==> flow/design.v (excerpt) <==
module DWT(clk, inp1,inp2,inp3,inp4,inp5,inp6,inp7,inp8, outp1,outp2,outp3,outp4,outp5,outp6,outp7,outp8,dwt_valid);
Settings: LEC_CHECK=0, CAP_MARGIN=20, CORE_MARGIN=2, CORE_UTILIZATION=66, MAX_ROUTING_LAYER=met4, PLACE_DENSITY=0.57, SETUP_SLACK_MARGIN=1.32, SLEW_MARGIN=10, TNS_END_PERCENT=5; clock period 5.08 ns.
run.sh (not shown) runs the stock make flow with config.mk's settings and CLKGATE_MAP_FILE=.
Edit:
- CORE_UTILIZATION: 66 -> 58
- MAX_ROUTING_LAYER: met4 -> unset
- PLACE_DENSITY: 0.57 -> unset
- SETUP_SLACK_MARGIN: 1.32 -> unset
- SLEW_MARGIN: 10 -> 20
- TNS_END_PERCENT: 5 -> unset
- clock period: 5.08 -> 2.29 ns (I/O delays scaled with it)
Outcome: The changed run reached the layout checks and failed them: negative setup slack; register-to-register slack degrades by 2600 ps; setup slack is worse by 2100 ps; final cell count increases by 11%; sequential power grows by 120%; via count increases by 4.3%.
Edit:
- CORE_UTILIZATION: 58 -> 70
- CTS_CLUSTER_SIZE: unset -> 37
- SETUP_SLACK_MARGIN: unset -> 0.68
=> Now the flow ended with an error in 5_1_grt. Die size fell by 17%. Synthesized area stays the same. Synthesized cell count is unchanged.
Edit:
- CORE_UTILIZATION: 70 -> 40
- CTS_CLUSTER_SIZE: 37 -> unset
- SETUP_SLACK_MARGIN: 0.68 -> unset
- clock period: 2.29 -> 2.78 ns (I/O delays scaled with it)
The new run completed without violations.
Synthesized cell count stays the same.
Die area goes up by 74%.
Synthesized area does not change.


Starting RTL as in the previous note.
// DWT
module DWT(clk, inp1,inp2,inp3,inp4,inp5,inp6,inp7,inp8, outp1,outp2,outp3,outp4,outp5,outp6,outp7,outp8,dwt_valid);
Settings: LEC_CHECK=0, CAP_MARGIN=20, CORE_MARGIN=2, CORE_UTILIZATION=72, CTS_CLUSTER_SIZE=36, SETUP_SLACK_MARGIN=0.68, SLEW_MARGIN=20; clock period 2.29 ns.
The starting point died in clock tree synthesis.
Rerun with:
--- a/flow/config.mk
+++ b/flow/config.mk
@@ -6,8 +6,7 @@
 export NUM_CORES = 4
 export LEC_CHECK = 0
+export ABC_AREA = 1
 export CAP_MARGIN = 20
 export CORE_MARGIN = 2
-export CORE_UTILIZATION = 72
-export CTS_CLUSTER_SIZE = 36
-export SETUP_SLACK_MARGIN = 0.68
+export CORE_UTILIZATION = 69
 export SLEW_MARGIN = 20
==> flow/constraint.sdc (replaced) <==
create_clock -name core_clock -period 2.97 [get_ports {clk}]
set_input_delay 0.5940 -clock core_clock [delete_from_list [all_inputs] [get_ports {clk}]]
set_output_delay 0.5940 -clock core_clock [all_outputs]
set_load 0.01 [all_outputs]
After rerunning:
- With this change the flow produced a clean layout
- synthesized area is higher by 8.9%
- synthesized cell count is higher by 35%
- die size is higher by 13%
Rerun with:
--- a/flow/config.mk
+++ b/flow/config.mk
@@ -6,7 +6,8 @@
 export NUM_CORES = 4
 export LEC_CHECK = 0
-export ABC_AREA = 1
 export CAP_MARGIN = 20
 export CORE_MARGIN = 2
-export CORE_UTILIZATION = 69
+export CORE_UTILIZATION = 70
+export CTS_CLUSTER_SIZE = 36
+export SETUP_SLACK_MARGIN = 0.68
 export SLEW_MARGIN = 20
==> flow/constraint.sdc (replaced) <==
create_clock -name core_clock -period 2.29 [get_ports {clk}]
set_input_delay 0.4580 -clock core_clock [delete_from_list [all_inputs] [get_ports {clk}]]
set_output_delay 0.4580 -clock core_clock [all_outputs]
set_load 0.01 [all_outputs]
The changed run died in global routing with GRT-0232.
Die size shrinks by 9.4%.
Area after synthesis decreases by 8.2%.
Synthesized cell count goes down by 26%.
Rerun with:
--- a/flow/config.mk
+++ b/flow/config.mk
@@ -8,6 +8,4 @@
 export CAP_MARGIN = 20
 export CORE_MARGIN = 2
-export CORE_UTILIZATION = 70
-export CTS_CLUSTER_SIZE = 36
-export SETUP_SLACK_MARGIN = 0.68
+export CORE_UTILIZATION = 67
 export SLEW_MARGIN = 20
==> flow/constraint.sdc (replaced) <==
create_clock -name core_clock -period 2.78 [get_ports {clk}]
set_input_delay 0.5560 -clock core_clock [delete_from_list [all_inputs] [get_ports {clk}]]
set_output_delay 0.5560 -clock core_clock [all_outputs]
set_load 0.01 [all_outputs]
Outcome: Now the flow finished clean; synthesized cell count does not change; area after synthesis does not change; die area grows by a few percent.


Starting RTL as in the previous note.
Settings: LEC_CHECK=0, CAP_MARGIN=15, CELL_PAD_IN_SITES_DETAIL_PLACEMENT=1, CORE_MARGIN=2, CORE_UTILIZATION=26, GPL_ROUTABILITY_DRIVEN=1, MAX_ROUTING_LAYER=met5, PLACE_DENSITY_LB_ADDON=0.29, SETUP_SLACK_MARGIN=-0.11, SLEW_MARGIN=20; clock period 2.03 ns.
The first run finished with negative setup slack left.
Edit:
CAP_MARGIN = 20   (was 15)
CELL_PAD_IN_SITES_DETAIL_PLACEMENT = unset   (was 1)
CORE_UTILIZATION = 72   (was 26)
CTS_CLUSTER_SIZE = 39   (was unset)
GPL_ROUTABILITY_DRIVEN = unset   (was 1)
MAX_ROUTING_LAYER = unset   (was met5)
PLACE_DENSITY_LB_ADDON = unset   (was 0.29)
SETUP_SLACK_MARGIN = 0.68   (was -0.11)
clock period = 2.29 ns   (was 2.03 ns; I/O delays follow)
What happened:
- The new run ended with an error in clock tree synthesis (4_1_cts) (DPL-0033)
- area after synthesis stays the same
- die size went down by about 60%
- synthesized cell count stays the same
Edit:
CORE_UTILIZATION = 67   (was 72)
CTS_CLUSTER_SIZE = 37   (was 39)
HOLD_SLACK_MARGIN = 0.27   (was unset)
SETUP_SLACK_MARGIN = unset   (was 0.68)
clock period = 2.22 ns   (was 2.29 ns; I/O delays follow)
After rerunning: This time the run produced a layout that fails on negative setup slack; die area goes up by a little under a tenth; area after synthesis is unchanged; synthesized cell count is unchanged.
Edit:
CORE_UTILIZATION = 40   (was 67)
CTS_CLUSTER_SIZE = unset   (was 37)
HOLD_SLACK_MARGIN = unset   (was 0.27)
clock period = 4.5 ns   (was 2.22 ns; I/O delays follow)
What happened: Now the flow finished clean. Flip-flop count does not change. Design area went down by a little under a tenth. Final cell count stays flat. Die area went up by well over a third. Count of clock-buffer cells in the layout went up by 16. Worst setup slack gets better by 2.0 ns.


Starting RTL as in the previous note.
==> flow/design.v (excerpt) <==
module DWT(clk, inp1,inp2,inp3,inp4,inp5,inp6,inp7,inp8, outp1,outp2,outp3,outp4,outp5,outp6,outp7,outp8,dwt_valid);
Settings: LEC_CHECK=0, CAP_MARGIN=20, CORE_MARGIN=2, CORE_UTILIZATION=72, CTS_CLUSTER_DIAMETER=32, CTS_CLUSTER_SIZE=14, PLACE_DENSITY=0.35, SETUP_SLACK_MARGIN=-0.14, SLEW_MARGIN=10; clock period 2.33 ns.
The starting point stopped in 5_1_grt (GRT-0116).
Next try:
CORE_UTILIZATION = 63   (was 72)
CTS_CLUSTER_DIAMETER = default   (was 32)
CTS_CLUSTER_SIZE = 37   (was 14)
PLACE_DENSITY = default   (was 0.35)
SETUP_SLACK_MARGIN = default   (was -0.14)
SLEW_MARGIN = 20   (was 10)
clock period = 2.22 ns   (was 2.33 ns; I/O delays follow)
The new run finished but failed the layout checks on setup timing.
Area after synthesis does not change.
Synthesized cell count stays the same.
Die area rose by about a fifth.
Next try:
CORE_UTILIZATION = 67   (was 63)
HOLD_SLACK_MARGIN = 0.27   (was default)
SETUP_SLACK_MARGIN = 0.59   (was default)
Result: With this change the flow aborted during 5_1_grt (GRT-0232); die area drops by 5.9%; synthesized cell count stays the same; area after synthesis does not change.
Next try:
CORE_UTILIZATION = 40   (was 67)
CTS_CLUSTER_SIZE = default   (was 37)
HOLD_SLACK_MARGIN = default   (was 0.27)
SETUP_SLACK_MARGIN = 0.43   (was 0.59)
SLEW_MARGIN = 5   (was 20)
clock period = 4.5 ns   (was 2.22 ns; I/O delays follow)
=>
- Now the flow completed with no timing, DRC or antenna violations
- synthesized area is unchanged
- die area is higher by 67%
- synthesized cell count is unchanged


Starting RTL as in the previous note.
==> flow/config.mk <==
export PLATFORM = sky130hd
export DESIGN_NAME = DWT
export DESIGN_NICKNAME = DWT
export VERILOG_FILES = /design/flow/design.v
export SDC_FILE = /design/flow/constraint.sdc
export NUM_CORES = 4
export LEC_CHECK = 0
export CAP_MARGIN = 15
export CORE_MARGIN = 2
export CORE_UTILIZATION = 72
export CTS_CLUSTER_DIAMETER = 351
export CTS_CLUSTER_SIZE = 100
export PLACE_DENSITY_LB_ADDON = 0.01
export SLEW_MARGIN = 20
export TNS_END_PERCENT = 15
==> flow/constraint.sdc <==
create_clock -name core_clock -period 1.71 [get_ports {clk}]
set_input_delay 0.3420 -clock core_clock [delete_from_list [all_inputs] [get_ports {clk}]]
set_output_delay 0.3420 -clock core_clock [all_outputs]
set_load 0.01 [all_outputs]
The first run stopped in clock tree synthesis, error DPL-0033.
Next try:
CAP_MARGIN = 20   (was 15)
CORE_UTILIZATION = 70   (was 72)
CTS_CLUSTER_DIAMETER = default   (was 351)
CTS_CLUSTER_SIZE = 37   (was 100)
HOLD_SLACK_MARGIN = 0.27   (was default)
PLACE_DENSITY_LB_ADDON = default   (was 0.01)
TNS_END_PERCENT = default   (was 15)
clock period = 2.43 ns   (was 1.71 ns; I/O delays follow)
=> The changed run finished with negative setup slack left; synthesized area is unchanged; synthesized cell count does not change; die size climbs by about 2.8%.


DWT again, from the RTL that the note above started with.
Design DWT, start of the top module:
module DWT(clk, inp1,inp2,inp3,inp4,inp5,inp6,inp7,inp8, outp1,outp2,outp3,outp4,outp5,outp6,outp7,outp8,dwt_valid);
clock: 2.47 ns
lec_check: 0
cap_margin: 20
core_margin: 2
core_utilization: 63
cts_cluster_size: 14
place_density: 0.57
setup_slack_margin: 0.64
slew_margin: 10
The starting point reached the layout checks and failed them: setup timing.
Edit:
--- a/flow/config.mk
+++ b/flow/config.mk
@@ -8,7 +8,6 @@
 export CAP_MARGIN = 20
-export CORE_MARGIN = 2
+export CORE_MARGIN = 6
 export CORE_UTILIZATION = 63
-export CTS_CLUSTER_SIZE = 14
+export MAX_ROUTING_LAYER = met4
 export PLACE_DENSITY = 0.57
-export SETUP_SLACK_MARGIN = 0.64
 export SLEW_MARGIN = 10
==> flow/constraint.sdc (replaced) <==
create_clock -name core_clock -period 4.14 [get_ports {clk}]
set_input_delay 0.8280 -clock core_clock [delete_from_list [all_inputs] [get_ports {clk}]]
set_output_delay 0.8280 -clock core_clock [all_outputs]
set_load 0.01 [all_outputs]
What happened: The changed run ran to the end with no violations. Setup slack gets better by 1.3 ns. Final area went down by roughly a tenth. Non-clock buffer count went down by 776. Via count went down by roughly a tenth. Utilization went down by 11 points. Final cell count went down by a few percent. Total power went down by well over a third. Hold slack gets better by 0.16 ns. Die size went up by a few percent. Clock power went down by well over a third. Clock-buffer cell count went down by 4.
Edit:
--- a/flow/config.mk
+++ b/flow/config.mk
@@ -8,5 +8,4 @@
 export CAP_MARGIN = 20
-export CORE_MARGIN = 6
+export CORE_MARGIN = 2
 export CORE_UTILIZATION = 63
-export MAX_ROUTING_LAYER = met4
 export PLACE_DENSITY = 0.57
==> flow/constraint.sdc (replaced) <==
create_clock -name core_clock -period 1.54 [get_ports {clk}]
set_input_delay 0.3080 -clock core_clock [delete_from_list [all_inputs] [get_ports {clk}]]
set_output_delay 0.3080 -clock core_clock [all_outputs]
set_load 0.01 [all_outputs]
- The changed run ended with an error in global routing (5_1_grt)
- die size fell by 4.2%
- area after synthesis stays the same
- synthesized cell count does not change
Edit:
--- a/flow/config.mk
+++ b/flow/config.mk
@@ -9,4 +9,5 @@
 export CORE_MARGIN = 2
-export CORE_UTILIZATION = 63
-export PLACE_DENSITY = 0.57
+export CORE_UTILIZATION = 70
+export CTS_CLUSTER_SIZE = 14
+export SETUP_SLACK_MARGIN = 0.13
 export SLEW_MARGIN = 10
==> flow/constraint.sdc (replaced) <==
create_clock -name core_clock -period 2.47 [get_ports {clk}]
set_input_delay 0.4940 -clock core_clock [delete_from_list [all_inputs] [get_ports {clk}]]
set_output_delay 0.4940 -clock core_clock [all_outputs]
set_load 0.01 [all_outputs]
Effect:
- With this change the flow reached the layout checks and failed them: setup timing
- die area went down by 9.9%
- synthesized cell count is unchanged
- synthesized area stays the same
Power is estimated from default activity; no workload was simulated.
